== v28 ==
==> flow/design.v <==
module mp2 #(
    parameter CLK_FREQ = 12000000,
    parameter INTERVAL = CLK_FREQ / 360
)(
    input logic clk,
    input logic rst,
    output logic RGB_R,
    output logic RGB_G,
    output logic RGB_B
);
    logic [31:0] counter;
    logic [8:0] hue;
    logic [7:0] pwm_r, pwm_g, pwm_b;
    logic [7:0] pwm_counter;
    always_ff @(posedge clk) begin
        if (rst) begin
            counter <= 0;
            hue <= 0;
        end
        else if (counter >= INTERVAL)
        begin
            counter <= 0;
            hue <= (hue >= 359) ? 0 : hue + 1;
        end
        else
        begin
            counter <= counter + 1;
        end
    end
    always_comb begin
        pwm_r = (hue < 60) ? 255 :
                (hue < 120) ? (255 * (120 - hue) / 60) :
                (hue < 180) ? 0 :
                (hue < 240) ? 0 :
                (hue < 300) ? (255 * (hue - 240) / 60) :
                255;
        pwm_g = (hue < 60) ? (255 * (hue - 0) / 60) :
                (hue < 180) ? 255 :
                (hue < 240) ? (255 * (240 - hue) / 60) :
                0;
        pwm_b = (hue < 120) ? 0 :
                (hue < 180) ? (255 * (hue - 120) / 60) :
                (hue < 300) ? 255 :
                (hue < 360) ? (255 * (360 - hue) / 60) :
                0;
    end
    always_ff @(posedge clk) begin
        if (rst) pwm_counter <= 0;
        else pwm_counter <= pwm_counter + 1;
    end
    assign {RGB_R, RGB_G, RGB_B} = {pwm_counter < pwm_r, pwm_counter < pwm_g, pwm_counter < pwm_b};
endmodule
Settings: LEC_CHECK=0, CAP_MARGIN=20, CORE_MARGIN=2, CORE_UTILIZATION=72, CTS_CLUSTER_SIZE=58, MAX_ROUTING_LAYER=met4, PLACE_DENSITY_LB_ADDON=0.22, SLEW_MARGIN=20, TNS_END_PERCENT=5; clock period 28.2 ns.
run.sh (not shown) runs the stock make flow with config.mk's settings and CLKGATE_MAP_FILE=.
v28: full flow OK, the timing, DRC and antenna checks passed
Inputs modified between v28 and v52:
Settings: PLACE_DENSITY_LB_ADDON: 0.22 -> unset; MAX_ROUTING_LAYER: met4 -> unset; CORE_UTILIZATION: 72 -> 65; CTS_CLUSTER_SIZE: 58 -> unset; the clock period (ns, I/O delays scaled along): 28.2 -> 13.8.
==> results <==
Complete run, failing final checks: v52, reason negative setup slack. v52 ended up with hue[2] as its origin of the worst setup path; v28 ended up with hue[7]. Post-layout utilization of the core in v52 is 11 points above v28. Summary of the comparison: cell count is higher in v52, relative to v28. For v52, the end point of the critical path was RGB_R, unlike v28, where it was RGB_G. Looking at cell leakage power, v52 sits above v28. Higher area of the die goes to v52 over v28. Max count of routing violations after the opening detailed-route iteration across v28 and v52: v52. v52 vs v28: met1 routing resource usage after global routing up.
## Diff of input files: v2 against v52
Settings: changing CORE_UTILIZATION from 65 to 72; removing TNS_END_PERCENT (formerly 5); setting CTS_CLUSTER_DIAMETER to 397 for the first time; setting PLACE_DENSITY to 0.42 for the first time; changing the clock period (ns, I/O delays scaled along) from 13.8 to 12.8.
### Flow results
Seen in the log of v2: DPL-0038 during clock tree synthesis (4_1_cts), after which the run never completed. In the reports for v52 and v2, the smaller detailed-placement wirelength estimate belongs to v52. Worst setup slack before clock tree synthesis ended up 1.07 ns lower on v2 than on v52. Going from v52 to v2, placement-stage cell area now sits higher, routability-driven placement congestion ratio now sits higher, floorplan die area now sits lower, effective utilization at floorplan now sits higher. On count of placed standard cells including taps, v52 and v2 are neck and neck.
## Diff of input files: v49 against v2
Settings: SETUP_SLACK_MARGIN now -1.01, previously not set; CAP_MARGIN now 15, was 20; PLACE_DENSITY no longer set, was 0.42; CTS_CLUSTER_DIAMETER now 233, was 397; CORE_UTILIZATION now 70, was 72; ABC_AREA now 0, previously not set; MIN_ROUTING_LAYER now met1, previously not set; TNS_END_PERCENT now 85, previously not set; CTS_CLUSTER_SIZE now 37, previously not set.
==> comparison <==
v49 against v2: multiplexer share of the synthesized area held steady, post-detailed-placement cell area decreased 120 sq um.
v2 and v49 ended up with nearly the same number of flops mapped to enable cells by yosys.
From v49 to v2, post-synthesis share of cell area spent on and, or, nand and nor gates did not move at all.
v49: it failed with a tool error in global routing (5_1_grt), so there are no final results.
Lower post-place setup slack goes to v49 over v2.
[v49] half-perimeter wire length after detailed placement fell 4.5% relative to v2
Delta (v49 minus v2): die size increased 2.8%; site row count increased 1.
What v17 does differently from v49 at the input level:
Settings: changing CTS_CLUSTER_SIZE from 37 to 94; changing CAP_MARGIN from 15 to 20; setting CORE_ASPECT_RATIO to 0.5 for the first time; changing ABC_AREA from 0 to 1; changing CORE_UTILIZATION from 70 to 72; setting PLACE_DENSITY to 0.42 for the first time; changing CTS_CLUSTER_DIAMETER from 233 to 397; removing MIN_ROUTING_LAYER (formerly met1); changing SETUP_SLACK_MARGIN from -1.01 to -1.27; removing TNS_END_PERCENT (formerly 85).
--- outcome ---
In the reports for v17 and v49, the larger number of gates given a new drive strength after cts belongs to v49.
v17 terminated abnormally: global routing (5_1_grt) reported ODB-0269.
Delta (v17 minus v49): die area -230 sq um, average cell area after synthesis has decreased.
v17 ends up with a placeable core region that is 0.47% lower than in v49.
Mux contribution to synthesized area sits lower in v17 than in v49.
Summary of v17 over v49: post-synth area from yosys stat went up 1.6%, initial cell density of the core increased by 1.5 points relative to the old numbers, share of async-settable or async-resettable flops after synthesis held, simple-gate area share of the yosys netlist now sits higher.

========
run A:
// mp2: RTL as listed in full above, without the edits since
clock: 16.3 ns
lec_check: 0
cap_margin: 20
core_margin: 2
core_utilization: 70
cts_cluster_diameter: 203
cts_cluster_size: 76
place_density: 0.65
setup_slack_margin: 2.18
slew_margin: 20
Run A went all the way through synthesis, placement and routing and the layout is clean on timing, DRC and antenna.
Setup changes, run A to run B
# run A
export LEC_CHECK = 0
export CAP_MARGIN = 20
export CORE_MARGIN = 2
export CORE_UTILIZATION = 70
export CTS_CLUSTER_DIAMETER = 203
export CTS_CLUSTER_SIZE = 76
export PLACE_DENSITY = 0.65
export SETUP_SLACK_MARGIN = 2.18
export SLEW_MARGIN = 20
create_clock -name core_clock -period 16.3 [get_ports {clk}]
# run B
export LEC_CHECK = 0
export ABC_AREA = 1
export CAP_MARGIN = 20
export CORE_MARGIN = 2
export CORE_UTILIZATION = 65
export CTS_CLUSTER_SIZE = 93
export SLEW_MARGIN = 20
create_clock -name core_clock -period 12.2 [get_ports {clk}]
Notes after the runs:
Run B terminated abnormally: 5_1_grt reported GRT-0232.
Delta (run B minus run A): number of placed instances with taps included now sits higher, setup fix buffers added after clock tree synthesis now sits lower, die extent in y now sits higher, starting density of the core now sits lower.
Of run B and run A, the run reporting the lower distinct cell type count of the synthesized netlist was run B.
Comparing run B and run A, quantity of gates resized following cts is lower on run A.
Going from run A to run B, adder-cell share of the synthesized area went down; post-synthesis chip area from yosys went up by 300 µm².
Relative to run B, the following input files were edited for run C:
# run B
export LEC_CHECK = 0
export ABC_AREA = 1
export CAP_MARGIN = 20
export CORE_MARGIN = 2
export CORE_UTILIZATION = 65
export CTS_CLUSTER_SIZE = 93
export SLEW_MARGIN = 20
create_clock -name core_clock -period 12.2 [get_ports {clk}]
# run C
export LEC_CHECK = 0
export CAP_MARGIN = 20
export CORE_MARGIN = 2
export CORE_UTILIZATION = 65
export CTS_CLUSTER_SIZE = 58
export MAX_ROUTING_LAYER = met4
export SLEW_MARGIN = 20
create_clock -name core_clock -period 28.2 [get_ports {clk}]
Notes after the runs:
- Run C went all the way through synthesis, placement and routing and the layout is clean on timing, DRC and antenna.
- Run C vs. run B: width of the die went down by 0.79%.
- Adder and majority gate portion of the synthesized area in run C vs run B: up 0.68 points
- Changes observed in run C relative to run B: die outline area -1.6%, distinct cell type count of the synthesized netlist grew by 55%, count of instances resized after the clock tree is built saw a decrease.
- Diff run B -> run C | detailed placement HPWL | down by more than 10%
- Comparing run B and run C, synthesized cell count is higher on run B.
- The total cell area at the placement stage of run C falls short of that of run B by 18%.
- Against run B, core region area in run C fell slightly.
> inputs changed (run C -> run D)
# run C
export LEC_CHECK = 0
export CAP_MARGIN = 20
export CORE_MARGIN = 2
export CORE_UTILIZATION = 65
export CTS_CLUSTER_SIZE = 58
export MAX_ROUTING_LAYER = met4
export SLEW_MARGIN = 20
create_clock -name core_clock -period 28.2 [get_ports {clk}]
# run D
export LEC_CHECK = 0
export ABC_AREA = 1
export CAP_MARGIN = 20
export CORE_MARGIN = 2
export CORE_UTILIZATION = 71
export SLEW_MARGIN = 20
create_clock -name core_clock -period 26.5 [get_ports {clk}]
## What came out
For run C and run D, there was not a single run that failed to finish clean. Routed wire in run D totals less than in run C. Run comparison: run C launching element of the worst setup path hue[7]$_SDFFE_PP0P_; run D launching element of the worst setup path hue[3]$_SDFFE_PP0P_. Status: clock network area share parity (run C, run D). | combined area of all synthesized cells | run D vs run C | 300 µm² higher |. Of the two candidates, run C has the worse power and run D the better one. Re core utilization: run C was lower than run D. Summary of run D over run C: hold slack now smaller, non-clock buffer total of the final layout went down by 11, leakage component of the power shows an increase of 1.3 nW.

========
## run 1
Starts from the design.v that is shown in full above.
export LEC_CHECK = 0
export ABC_AREA = 0
export CAP_MARGIN = 20
export CELL_PAD_IN_SITES_GLOBAL_PLACEMENT = 3
export CORE_MARGIN = 2
export CORE_UTILIZATION = 35
export CTS_CLUSTER_DIAMETER = 319
export CTS_CLUSTER_SIZE = 100
export PLACE_DENSITY = 0.46
export SETUP_SLACK_MARGIN = 5.0
export SLEW_MARGIN = 20
export TNS_END_PERCENT = 10
create_clock -name core_clock -period 30.0 [get_ports {clk}]
Run 1: flow completed, timing, DRC and antenna clean
Modified inputs, run 2 compared to run 1
# run 1
export LEC_CHECK = 0
export ABC_AREA = 0
export CAP_MARGIN = 20
export CELL_PAD_IN_SITES_GLOBAL_PLACEMENT = 3
export CORE_MARGIN = 2
export CORE_UTILIZATION = 35
export CTS_CLUSTER_DIAMETER = 319
export CTS_CLUSTER_SIZE = 100
export PLACE_DENSITY = 0.46
export SETUP_SLACK_MARGIN = 5.0
export SLEW_MARGIN = 20
export TNS_END_PERCENT = 10
create_clock -name core_clock -period 30.0 [get_ports {clk}]
# run 2
export LEC_CHECK = 0
export CAP_MARGIN = 20
export CORE_MARGIN = 8
export CORE_UTILIZATION = 49
export CTS_CLUSTER_DIAMETER = 385
export PLACE_DENSITY_LB_ADDON = 0.3
export SETUP_SLACK_MARGIN = -0.58
export SLEW_MARGIN = 20
create_clock -name core_clock -period 30.0 [get_ports {clk}]
==> results <==
Run 2 did not stop at any stage, and its layout met the timing, DRC and antenna checks.
From run 1 to run 2 the numbers moved as follows: via total after detailed routing now sits higher; buffer share of cell area now sits lower; post-synthesis to final-layout area growth now sits lower; data arrival time of the worst path now sits lower; relative contribution of combinational cells to total power now sits at about the same level.
On post-synthesis cell area, run 2 and run 1 are basically level.
Edits applied to the flow inputs when going from run 2 to run 3:
# run 2
export LEC_CHECK = 0
export CAP_MARGIN = 20
export CORE_MARGIN = 8
export CORE_UTILIZATION = 49
export CTS_CLUSTER_DIAMETER = 385
export PLACE_DENSITY_LB_ADDON = 0.3
export SETUP_SLACK_MARGIN = -0.58
export SLEW_MARGIN = 20
create_clock -name core_clock -period 30.0 [get_ports {clk}]
# run 3
export LEC_CHECK = 0
export CAP_MARGIN = 15
export CELL_PAD_IN_SITES_DETAIL_PLACEMENT = 2
export CORE_MARGIN = 2
export CORE_UTILIZATION = 40
export GPL_ROUTABILITY_DRIVEN = 0
export SLEW_MARGIN = 20
create_clock -name core_clock -period 30.0 [get_ports {clk}]
Results
The cell row count in run 2 is 0.909 times that in run 3. Relative to run 2, the die outline width measured on run 3 has increased by a few percent. Run 3 reached the end of the flow, and the finished layout is clean on the timing, DRC and antenna checks. Run 2 has completed all stages; timing, DRC and antenna checks passed. Re worst hold slack: run 2 and run 3 aren't equal, and the lower value belongs to run 2. Of run 2 and run 3, run 3 shows the lower maximum operating frequency, with run 2 above it. Compared with run 2, in run 3 final cell area excluding filler cells saw an increase; largest fanout of any net on the critical path saw an increase.
The following lists how run 4 was set up differently from run 3:
# run 3
export LEC_CHECK = 0
export CAP_MARGIN = 15
export CELL_PAD_IN_SITES_DETAIL_PLACEMENT = 2
export CORE_MARGIN = 2
export CORE_UTILIZATION = 40
export GPL_ROUTABILITY_DRIVEN = 0
export SLEW_MARGIN = 20
create_clock -name core_clock -period 30.0 [get_ports {clk}]
# run 4
export LEC_CHECK = 0
export CAP_MARGIN = 20
export CELL_PAD_IN_SITES_GLOBAL_PLACEMENT = 1
export CORE_MARGIN = 2
export CORE_UTILIZATION = 40
export SLEW_MARGIN = 5
create_clock -name core_clock -period 30.0 [get_ports {clk}]
### Flow results
Run 3 → run 4: cell internal power dissipation moved down, non-clock buffering overhead in the final layout increased by 0.28 points relative to the old numbers, routing usage on met1 lower. Run 4 vs. run 3: worst stage delay on the critical path shrank by 0.19 ns, number of global-route vias before repair shrank by about 24%, total power shrank by 14%, global routing usage on met3 shrank by 5.3 points. The setup slack of run 4 is larger than that of run 3. Total wire length after detailed routing sits lower in run 4 than in run 3.
Power is estimated from default activity; no workload was simulated.
